## v43
## fairArb
module fairArb (
	input logic [15:0] bids,
	output logic [15:0] wins,
	input logic get_next_win,
	input logic clk,
	input logic rst
		);
	parameter SIZE = 3;
	parameter S0=3'b000, S1=3'b001, S2=3'b010, S3=3'b011, S4=3'b100, S5=3'b101, S6=3'b110;
	logic [SIZE-1:0] state;
	logic [SIZE-1:0] next_state;
	logic [3:0] dec1;
	logic [3:0] dec2;
	logic [15:0] bid1;
	logic [15:0] bid2;
	logic [15:0] b [15:0];
	logic [15:0] d [15:0];
	logic [15:0] out_check;
	logic [3:0] new_priority;
	logic [3:0] pr_in;
	logic [15:0] bids_cycle_f;
	logic [3:0] priority_f;
	logic [3:0] priority_d;
	logic [15:0] wins_d;
	logic sB, sD;
	logic [1:0] sC;
	always @ (*) begin
		case (sC)
			2'b00: priority_d = dec2;
			2'b01: priority_d = priority_f;
			2'b10: priority_d = pr_in;
			2'b11: priority_d = 0;
		endcase
	end
	always @ (*) begin
		case (sB)
			1'b0: wins_d = bid1;
			1'b1: wins_d = bid2;
		endcase
	end
	always @ (*) begin
		case (sD)
			1'b0: begin
				bid2 = out_check;
				pr_in = new_priority + 1;
			end
			1'b1: begin
				bid2 = d[priority_f];
				pr_in = priority_f + 1;
			end
		endcase
	end
	always @ (*) begin
		bids_cycle_f = bids;
		next_state = S0;
		new_priority = 4'd0;
		out_check = 16'd0;
		if ((bids_cycle_f & 16'd1) != 16'b0) begin
			bid1 = 16'd1;
		end
		else if ((bids_cycle_f & 16'd2) != 16'b0) begin
			bid1 = 16'd2;
		end
		else if ((bids_cycle_f & 16'd4) != 16'b0) begin
			bid1 = 16'd4;
		end
		else if ((bids_cycle_f & 16'd8) != 16'b0) begin
			bid1 = 16'd8;
		end
		else if ((bids_cycle_f & 16'd16) != 16'b0) begin
			bid1 = 16'd16;
		end
		else if ((bids_cycle_f & 16'd32) != 16'b0) begin
  ...
Size in the first run: about 35 I/O pins.
Settings: LEC_CHECK=0, CAP_MARGIN=20, CORE_MARGIN=2, CORE_UTILIZATION=70, CTS_CLUSTER_SIZE=14, SETUP_SLACK_MARGIN=0.67, SLEW_MARGIN=20; clock period 2.88 ns.
run.sh (not shown) runs the stock make flow with config.mk's settings and CLKGATE_MAP_FILE=.
v43 did not finish; the tool stopped in detailed placement with error DPL-0038.
## Diff of input files: v35 against v43
-- flow/config.mk --
<<< v43, line 10
export CORE_UTILIZATION = 70
export CTS_CLUSTER_SIZE = 14
export SETUP_SLACK_MARGIN = 0.67
>>> v35, line 10
export CORE_UTILIZATION = 57
export SETUP_SLACK_MARGIN = 0.65
<<< v43, line 14
>>> v35, line 13
export TNS_END_PERCENT = 5
==> flow/constraint.sdc <==
create_clock -name core_clock -period 4.0 [get_ports {clk}]
set_input_delay 0.8000 -clock core_clock [delete_from_list [all_inputs] [get_ports {clk}]]
set_output_delay 0.8000 -clock core_clock [all_outputs]
set_load 0.01 [all_outputs]
Notes after the runs:
In summary, v35 completed successfully, with a layout that passed the timing, DRC and antenna checks. Re synthesized flop and latch total: no difference whatsoever between v43 and v35. In v35, final weighted congestion in routability-driven placement is lower than in v43. Floorplan check, v35 vs v43: die outline larger in v35. Per the comparison of v35 with v43, width of the die rose by about 10%; synthesized cell count stayed essentially flat; count of flip-flops with a built-in enable after synthesis stayed essentially flat; core footprint rose by 940 um2; vertical die dimension rose by about 10%. In the metrics for v35 and v43, the one carrying the higher core utilization at floorplan is v43.
Input-level comparison between v53 and v35:
-- flow/config.mk --
<<< v35, line 8
export CAP_MARGIN = 20
>>> v53, line 8
export CAP_MARGIN = 35
<<< v35, line 10
export CORE_UTILIZATION = 57
>>> v53, line 10
export CORE_UTILIZATION = 65
export CTS_CLUSTER_DIAMETER = 52
Results
v35 ended with every stage complete and zero timing, DRC or antenna violations.
Status: v53 FAILED at global routing (tool error)
Between v53 and v35, it is v53 whose number of setup buffers added after CTS is higher, by 18.
Compared v53 vs v35, and die boundary width is down in v53.
Of v53 and v35, v35 shows the lower worst setup timing slack at the placement stage, with v53 above it.
Weighted congestion reported at the end of routability-driven placement in v53 vs v35: up 4.4%
Comparing v53 and v35, die area is higher on v35.
v53 against v35; post-detailed-placement cell area is down by a few percent.
Floorplan-stage core utilization up 9.2 points in v53 wrt v35
Deepest clock path buffer count: v35 vs v53 identical


## try-xenon
fairArb again, from the RTL that the note above started with.
clock: 3.47 ns
lec_check: 0
cap_margin: 20
core_margin: 2
core_utilization: 58
slew_margin: 20
try-xenon: it failed with a tool error in global routing, so there are no final results.
Here is what was changed in the inputs of try-juniper compared with try-xenon.
Settings: changing CORE_UTILIZATION from 58 to 64; setting SETUP_SLACK_MARGIN to 1.01 for the first time; setting ABC_AREA to 1 for the first time; changing the clock period (ns, I/O delays scaled along) from 3.47 to 4.43.
--- outcome ---
try-juniper | status: complete | timing, DRC, antenna: pass
~same Yosys chip area in try-juniper and try-xenon
| proportion of synthesized chip area in sequential cells | try-xenon vs try-juniper | ≈ equal |
Post-synthesis share of cell area spent on and-or and or-and gates (higher): try-xenon
Between try-xenon and try-juniper, the area fraction in full adders, half adders and majority gates figures differ only marginally.
Changes observed in try-juniper relative to try-xenon: post-place setup slack went up 1.05 ns, synthesized area held.
Delta (try-juniper minus try-xenon): detailed-placement wirelength estimate went down by 12%; die size went down by 470 um^2.
Row count (try-juniper vs. try-xenon) decreases by a few percent
Between try-juniper and try-xenon, the share of synthesized cell area in and, or, nand and nor gates is higher for try-juniper.
Cmp try-juniper vs try-xenon: floorplan net count higher in try-juniper
Inputs modified between try-juniper and try-violet:
Settings: clearing SETUP_SLACK_MARGIN, which used to be 1.01; clearing ABC_AREA, which used to be 1; swapping 64 for 40 in CORE_UTILIZATION; swapping 4.43 for 4.0 in the clock period (ns, I/O delays scaled along).
[summary]
try-violet: via count is 452 lower than what try-juniper reported. According to the power report, total power for try-violet is lower than for try-juniper. [compare] base=try-juniper new=try-violet: layout overhead on the synthesized area rose by 10 points, mux share of post-synthesis cell area now larger, non-clock buffer count in the final layout rose 58, cell area grew by 280 um^2, total of clock buffers placed in the layout rose 1. Final-layout worst hold slack for try-violet: 0.0065 ns up relative to try-juniper. Across try-juniper and try-violet, the outcome is the same: a clean finish for every run.
Power figures rest on the tool's default switching activity, not on a simulated workload.
